==> inputs of run a <==
==> flow/design.v (excerpt) <==
module SP_wocg(
	clk,
	rst_n,
	in_valid,
	in_data,
	in_mode,
	out_valid,
	out_data
);
input clk, rst_n, in_valid;
input [2:0] in_mode;
input [8:0] in_data;
output reg out_valid;
output reg [8:0] out_data;
genvar idx;
integer i;
localparam IDLE = 4'b0000;
localparam INV  = 4'b0001;
localparam MUL  = 4'b0010;
localparam SORT = 4'b0100;
localparam SUM  = 4'b1000;
reg [3:0] cur_state,next_state;
reg [4:0] cnt;
reg [2:0] cnt_data;
reg [8:0] data_temp;
reg [10:0] data_sum [0:5]; 
reg [2:0] mode_r;
wire idle_state = cur_state == IDLE;
wire inv_in_valid  = cur_state[0] && cnt < 6;
wire mul_in_valid  = cur_state[1] && cnt < 6;
wire sort_in_valid = cur_state[2] && cnt < 6;
wire sum_in_valid  = cur_state[3] && cnt < 6;
wire inv_out_valid,mul_out_valid,sort_out_valid;
wire [8:0] inv_out_data,mul_out_data,sort_out_data;
wire [8:0] sum_mod_out_w;   
wire inv_done  = cur_state[0] && cnt == 'd18;
wire mul_done  = cur_state[1] && cnt == 'd12;
wire sort_done = cur_state[2] && cnt == 'd11;
reg  sum_done ;
wire mode0_cnt_flag = cur_state[3] && mode_r == 'd0 && cnt == 'd5;
always @(posedge clk or negedge rst_n) begin
	if (!rst_n) begin
		cur_state <= IDLE;
	end
	else begin
		cur_state <= next_state;
	end
end
always @(*) begin
	case(cur_state)
		IDLE : next_state = in_valid  ? in_mode[0] ? INV : in_mode[1] ? MUL : in_mode[2] ? SORT : SUM : IDLE;
		INV  : next_state = inv_done  ? mode_r[1] ? MUL : mode_r[2] ? SORT : SUM : INV;
  ...
Settings: LEC_CHECK=0, ABC_AREA=1, CAP_MARGIN=20, CELL_PAD_IN_SITES_DETAIL_PLACEMENT=1, CORE_ASPECT_RATIO=0.66, CORE_MARGIN=2, CORE_UTILIZATION=40, CTS_CLUSTER_DIAMETER=371, GPL_TIMING_DRIVEN=0, MAX_ROUTING_LAYER=met4, MIN_ROUTING_LAYER=met1, SLEW_MARGIN=30, SYNTH_MEMORY_MAX_BITS=16384, TNS_END_PERCENT=75; clock period 9.18 ns.
run.sh (not shown) runs the stock make flow with config.mk's settings and CLKGATE_MAP_FILE=.
==> run b: changes against run a <==
ABC_AREA = default   (was 1)
CELL_PAD_IN_SITES_DETAIL_PLACEMENT = default   (was 1)
CORE_ASPECT_RATIO = default   (was 0.66)
CORE_UTILIZATION = 69   (was 40)
CTS_CLUSTER_DIAMETER = 33   (was 371)
CTS_CLUSTER_SIZE = 29   (was default)
GPL_TIMING_DRIVEN = default   (was 0)
MAX_ROUTING_LAYER = default   (was met4)
MIN_ROUTING_LAYER = default   (was met1)
SETUP_SLACK_MARGIN = 0.95   (was default)
SLEW_MARGIN = 20   (was 30)
TNS_END_PERCENT = default   (was 75)
==> flow/constraint.sdc (replaced) <==
create_clock -name core_clock -period 3.22 [get_ports {clk}]
set_input_delay 0.6440 -clock core_clock [delete_from_list [all_inputs] [get_ports {clk}]]
set_output_delay 0.6440 -clock core_clock [all_outputs]
set_load 0.01 [all_outputs]
==> run c: changes against run a <==
CELL_PAD_IN_SITES_DETAIL_PLACEMENT = default   (was 1)
CORE_ASPECT_RATIO = default   (was 0.66)
CORE_UTILIZATION = 64   (was 40)
CTS_CLUSTER_DIAMETER = default   (was 371)
CTS_CLUSTER_SIZE = 95   (was default)
GPL_TIMING_DRIVEN = default   (was 0)
MAX_ROUTING_LAYER = default   (was met4)
MIN_ROUTING_LAYER = default   (was met1)
SETUP_SLACK_MARGIN = 1.88   (was default)
SLEW_MARGIN = 20   (was 30)
TNS_END_PERCENT = 5   (was 75)
==> flow/constraint.sdc (replaced) <==
create_clock -name core_clock -period 6.54 [get_ports {clk}]
set_input_delay 1.3080 -clock core_clock [delete_from_list [all_inputs] [get_ports {clk}]]
set_output_delay 1.3080 -clock core_clock [all_outputs]
set_load 0.01 [all_outputs]
==> results.json <==
{
  "status": "timing/DRC/antenna clean",
  "ant_nets": 0,
  "tightest_slew_ps": 1200,
  "layout_min_cycle_time_ps": 5970,
  "grt_pass1_vias": 54000,
  "taps": 1254,
  "postSynthSeqShare": 0.217,
  "grt_use_total": 0.370,
  "rsz0062_at_grt": "true",
  "final_area_sq_um": 68000,
  "ys_sh_simple": 0.238,
  "layout.nets": 9601,
  "place_area_sq_um": 62500
}
-- figures above: run c

==> results.json <==
{
  "status": "did not finish",
  "flow.stopped_at": "5_1_grt",
  "run.stop_error": "[ERROR GRT-0116] Global routing finished with congestion. Check the congestion regions in the DRC Viewer.",
  "place_area_sq_um": 76000,
  "ys.flop_type": "dfrtp_1",
  "ys_sh_simple": 0.152,
  "grt_use_total": 0.998,
  "use_met3": 0.887,
  "chipArea_sq_um": 88900,
  "postSynthSeqShare": 0.218,
  "gp_congestion": 1.05,
  "cts_buffers": 109
}
-- figures above: run b

==> results.json <==
{
  "tightest_slew_ps": 1160,
  "final_area_sq_um": 65100,
  "grt_max_degree": 83,
  "layout.nets": 9499,
  "place_area_sq_um": 63100,
  "grt_use_total": 0.302,
  "taps": 1989,
  "layout_min_cycle_time_ps": 8650,
  "status": "timing/DRC/antenna clean",
  "ctsResizeCount": 0,
  "grt_pass1_vias": 61500,
  "rsz0062_at_grt": "false",
  "ys_sh_simple": 0.238
}
-- figures above: run a


* * *

==> inputs of run H <==
Starting RTL as in the previous note.
make LEC_CHECK=0 ABC_AREA=0 CAP_MARGIN=20 CORE_ASPECT_RATIO=0.91 CORE_MARGIN=2 CORE_UTILIZATION=72 CTS_CLUSTER_DIAMETER=400 CTS_CLUSTER_SIZE=98 SETUP_SLACK_MARGIN=-0.4 SLEW_MARGIN=20 SYNTH_MEMORY_MAX_BITS=16384 finish   # period 4.79 ns
==> inputs of run B, as changes to run H <==
Settings changed: ABC_AREA 0 to default, CORE_ASPECT_RATIO 0.91 to default, CORE_UTILIZATION 72 to 69, CTS_CLUSTER_DIAMETER 400 to 33, CTS_CLUSTER_SIZE 98 to default, SETUP_SLACK_MARGIN -0.4 to default.
==> flow/constraint.sdc (replaced) <==
create_clock -name core_clock -period 3.22 [get_ports {clk}]
set_input_delay 0.6440 -clock core_clock [delete_from_list [all_inputs] [get_ports {clk}]]
set_output_delay 0.6440 -clock core_clock [all_outputs]
set_load 0.01 [all_outputs]
==> inputs of run Z, as changes to run H <==
Settings changed: ABC_AREA 0 to 1, CORE_ASPECT_RATIO 0.91 to default, CORE_UTILIZATION 72 to 64, CTS_CLUSTER_DIAMETER 400 to default, CTS_CLUSTER_SIZE 98 to default, SETUP_SLACK_MARGIN -0.4 to -0.37.
==> flow/constraint.sdc (replaced) <==
create_clock -name core_clock -period 5.76 [get_ports {clk}]
set_input_delay 1.1520 -clock core_clock [delete_from_list [all_inputs] [get_ports {clk}]]
set_output_delay 1.1520 -clock core_clock [all_outputs]
set_load 0.01 [all_outputs]
==> inputs of run X, as changes to run H <==
Settings changed: ABC_AREA 0 to default, CAP_MARGIN 20 to 10, CELL_PAD_IN_SITES_GLOBAL_PLACEMENT from default to 1, CORE_ASPECT_RATIO 0.91 to default, CTS_CLUSTER_DIAMETER 400 to default, CTS_CLUSTER_SIZE 98 to default, PLACE_DENSITY_LB_ADDON from default to 0.04, SETUP_SLACK_MARGIN -0.4 to -0.38.
==> flow/constraint.sdc (replaced) <==
create_clock -name core_clock -period 5.1 [get_ports {clk}]
set_input_delay 1.0200 -clock core_clock [delete_from_list [all_inputs] [get_ports {clk}]]
set_output_delay 1.0200 -clock core_clock [all_outputs]
set_load 0.01 [all_outputs]
==> impl_metrics.tcl <==
# collected from the flow reports
set metrics [dict create \
    yosys-top-cells-count "nand2_1 (739), inv_1 (694), nor2_1 (589), ha_1 (536), dfrtp_1 (520)" \
    outcome "did not finish" \
    dpl_cell_area_mm2 0.07603 \
    firstError "[ERROR DPL-0038] Utilization greater than 100%, impossible to legalize" \
    lastStage "4_1_cts" \
    yosysTopAreaCellShare_pct 21.79 \
    avgSynthCellArea_um2 8.705 \
    synthCells 6860 \
    synth.area.top_cells "dfrtp_1 (22%), fa_1 (14%), ha_1 (11%)" \
]
-- figures above: run B

==> impl_metrics.tcl <==
# collected from the flow reports
set metrics [dict create \
    outcome "did not finish" \
    lastStage "3_1_place_gp_skip_io" \
    firstError "[ERROR FLW-0024] Place density exceeds 1.0 (current PLACE_DENSITY_LB_ADDON =  0.04). Please check if the value of  PLACE_DENSITY_LB_ADDON is between 0 and 0.99." \
    yosys-top-cells-count "nand2_1 (739), inv_1 (694), nor2_1 (589), ha_1 (536), dfrtp_1 (520)" \
    ys_area_mm2 0.05972 \
    synthAoiAreaFrac_pct 20.73 \
    synthCells 6860 \
    avgSynthCellArea_um2 8.705 \
    syn-num-nets 7824 \
    synth.area.top_cells "dfrtp_1 (22%), fa_1 (14%), ha_1 (11%)" \
    edf_count 0 \
    yosysTopAreaCellShare_pct 21.79 \
]
-- figures above: run X

==> impl_metrics.tcl <==
# place-and-route summary
set metrics [dict create \
    setup_viol 12 \
    avgSynthCellArea_um2 7.113 \
    synth.area.top_cells "dfrtp_1 (22%), fa_1 (14%), nand2_1 (13%)" \
    dpl_cell_area_mm2 0.06401 \
    so.violations "setup timing" \
    outcome "finished with violations" \
    setup_ws_ns -0.2087 \
]
-- figures above: run Z

==> impl_metrics.tcl <==
# collected from the flow reports
set metrics [dict create \
    firstError "[ERROR GRT-0116] Global routing finished with congestion. Check the congestion regions in the DRC Viewer." \
    outcome "did not finish" \
    lastStage "5_1_grt" \
    synthCells 6860 \
    avgSynthCellArea_um2 8.705 \
    yosys-top-cells-count "nand2_1 (739), inv_1 (694), nor2_1 (589), ha_1 (536), dfrtp_1 (520)" \
    synth.area.top_cells "dfrtp_1 (22%), fa_1 (14%), ha_1 (11%)" \
]
-- figures above: run H


* * *

==> job 878 <==
Starting RTL as in the previous note.
Settings: LEC_CHECK=0, ABC_AREA=1, CAP_MARGIN=10, CELL_PAD_IN_SITES_GLOBAL_PLACEMENT=0, CORE_MARGIN=2, CORE_UTILIZATION=72, CTS_CLUSTER_DIAMETER=188, CTS_CLUSTER_SIZE=83, HOLD_SLACK_MARGIN=0.3, PLACE_DENSITY=0.4, SETUP_SLACK_MARGIN=1.23, SLEW_MARGIN=20, SYNTH_MEMORY_MAX_BITS=16384; clock period 5.07 ns.
==> job 8351: changes against job 878 <==
==> flow/config.mk (replaced) <==
export PLATFORM = sky130hd
export DESIGN_NAME = SP_wocg
export DESIGN_NICKNAME = SP_wocg
export VERILOG_FILES = /design/flow/design.v
export SDC_FILE = /design/flow/constraint.sdc
export NUM_CORES = 4
export LEC_CHECK = 0
export CAP_MARGIN = 20
export CORE_MARGIN = 2
export CORE_UTILIZATION = 40
export SLEW_MARGIN = 20
export SYNTH_MEMORY_MAX_BITS = 16384
==> flow/constraint.sdc (replaced) <==
create_clock -name core_clock -period 13.5 [get_ports {clk}]
set_input_delay 2.7000 -clock core_clock [delete_from_list [all_inputs] [get_ports {clk}]]
set_output_delay 2.7000 -clock core_clock [all_outputs]
set_load 0.01 [all_outputs]
==> job 1089: changes against job 878 <==
==> flow/config.mk (replaced) <==
export PLATFORM = sky130hd
export DESIGN_NAME = SP_wocg
export DESIGN_NICKNAME = SP_wocg
export VERILOG_FILES = /design/flow/design.v
export SDC_FILE = /design/flow/constraint.sdc
export NUM_CORES = 4
export LEC_CHECK = 0
export CAP_MARGIN = 20
export CORE_MARGIN = 2
export CORE_UTILIZATION = 40
export SLEW_MARGIN = 20
export SYNTH_MEMORY_MAX_BITS = 16384
==> flow/constraint.sdc (replaced) <==
create_clock -name core_clock -period 8.0 [get_ports {clk}]
set_input_delay 1.6000 -clock core_clock [delete_from_list [all_inputs] [get_ports {clk}]]
set_output_delay 1.6000 -clock core_clock [all_outputs]
set_load 0.01 [all_outputs]
==> summary.txt <==
Status: timing/DRC/antenna clean
Die height: 390 um
Post-Synth Adder-Cell Area: 25.1%
Post-synth top area share: 21.8%
Gr ovfl total: 0
Pre-CTS WS: 5.89 ns
Top cells by count, synth: 739 x nand2_1, 694 x inv_1, 589 x nor2_1, 536 x ha_1, 520 x dfrtp_1
Met1 Use GR: 33.2%
Post-DP HPWL: 139 mm
The numbers above come from job 8351.

==> summary.txt <==
Status: stopped before the end
Last stage reached: 5_1_grt
Stop err: [ERROR GRT-0116] Global routing finished with congestion. Check the congestion regions in the DRC Viewer.
Pre-CTS WS: -0.869 ns
Post-synth top area share: 21.7%
Post-DP HPWL: 154 mm
Met1 Use GR: 82.8%
Post-Synth Adder-Cell Area: 24.9%
Die height: 293 um
The numbers above come from job 878.

==> summary.txt <==
Gr ovfl total: 0
Top cells by count, synth: 739 x nand2_1, 694 x inv_1, 589 x nor2_1, 536 x ha_1, 520 x dfrtp_1
# Post-CTS Setup Buffers: 0
Met1 Use GR: 34.1%
Post-DP HPWL: 143 mm
Die height: 390 um
Post-Synth Adder-Cell Area: 25.1%
Clock Skew: 0.0495 ns
Status: timing/DRC/antenna clean
Gr usage total: 24.2%
CTS tree: done
Num CTS Buffers: 61
Post-synth top area share: 21.8%
The numbers above come from job 1089.


* * *

==> branch lagoon: inputs <==
SP_wocg again, from the RTL that the note above started with.
clock: 5.25 ns
lec_check: 0
abc_area: 1
cap_margin: 20
core_margin: 2
core_utilization: 70
max_routing_layer: met4
slew_margin: 20
synth_memory_max_bits: 16384
==> branch cedar: changes against branch lagoon <==
--- a/flow/config.mk
+++ b/flow/config.mk
@@ -10,4 +10,6 @@
 export CORE_MARGIN = 2
-export CORE_UTILIZATION = 70
-export MAX_ROUTING_LAYER = met4
+export CORE_UTILIZATION = 72
+export CTS_CLUSTER_DIAMETER = 225
+export CTS_CLUSTER_SIZE = 10
+export SETUP_SLACK_MARGIN = 0.39
 export SLEW_MARGIN = 20
==> flow/constraint.sdc (replaced) <==
create_clock -name core_clock -period 2.68 [get_ports {clk}]
set_input_delay 0.5360 -clock core_clock [delete_from_list [all_inputs] [get_ports {clk}]]
set_output_delay 0.5360 -clock core_clock [all_outputs]
set_load 0.01 [all_outputs]
==> results <==
Branch lagoon aborted during 5_1_grt. Branch cedar ended with an error in 4_1_cts on DPL-0038.
In synthesized cell count, branch cedar and branch lagoon do not differ.
In synthesized area, branch lagoon and branch cedar do not differ.
Of branch lagoon and branch cedar, branch lagoon has the higher die size (gap about 2.8%, measured against branch cedar).

* * *

==> trial 74 <==
SP_wocg again, from the RTL that the note above started with.
clock: 6.64 ns
lec_check: 0
abc_area: 0
cap_margin: 10
cell_pad_in_sites_detail_placement: 1
cell_pad_in_sites_global_placement: 3
core_aspect_ratio: 0.66
core_margin: 10
core_utilization: 37
cts_cluster_diameter: 276
gpl_timing_driven: 0
max_routing_layer: met4
place_density_lb_addon: 0.12
setup_slack_margin: -0.04
slew_margin: 20
synth_memory_max_bits: 16384
tns_end_percent: 20
==> build 77 (differences from trial 74) <==
ABC_AREA = default   (was 0)
CELL_PAD_IN_SITES_DETAIL_PLACEMENT = default   (was 1)
CELL_PAD_IN_SITES_GLOBAL_PLACEMENT = 0   (was 3)
CORE_ASPECT_RATIO = default   (was 0.66)
CORE_MARGIN = 2   (was 10)
CORE_UTILIZATION = 70   (was 37)
CTS_CLUSTER_DIAMETER = default   (was 276)
GPL_TIMING_DRIVEN = default   (was 0)
MAX_ROUTING_LAYER = default   (was met4)
PLACE_DENSITY = 0.64   (was default)
PLACE_DENSITY_LB_ADDON = default   (was 0.12)
SETUP_SLACK_MARGIN = 0.97   (was -0.04)
TNS_END_PERCENT = default   (was 20)
==> build 7 (differences from trial 74) <==
ABC_AREA = 1   (was 0)
CELL_PAD_IN_SITES_DETAIL_PLACEMENT = 0   (was 1)
CORE_MARGIN = 7   (was 10)
GPL_TIMING_DRIVEN = default   (was 0)
PLACE_DENSITY_LB_ADDON = 0.04   (was 0.12)
==> comparison <==
Maximum frequency: build 7 is smaller than build 77 (about 1%).
Sequential share of layout area: build 7 > trial 74 > build 77.
Against trial 74, the synthesized cell count of build 7 is higher by about 23%.
Flip-flop count is the same in trial 74 and build 7.
Routed wire length: trial 74 is larger than build 77 (8.8%).
First-iteration DRC count, lowest first: trial 74, build 7, build 77.
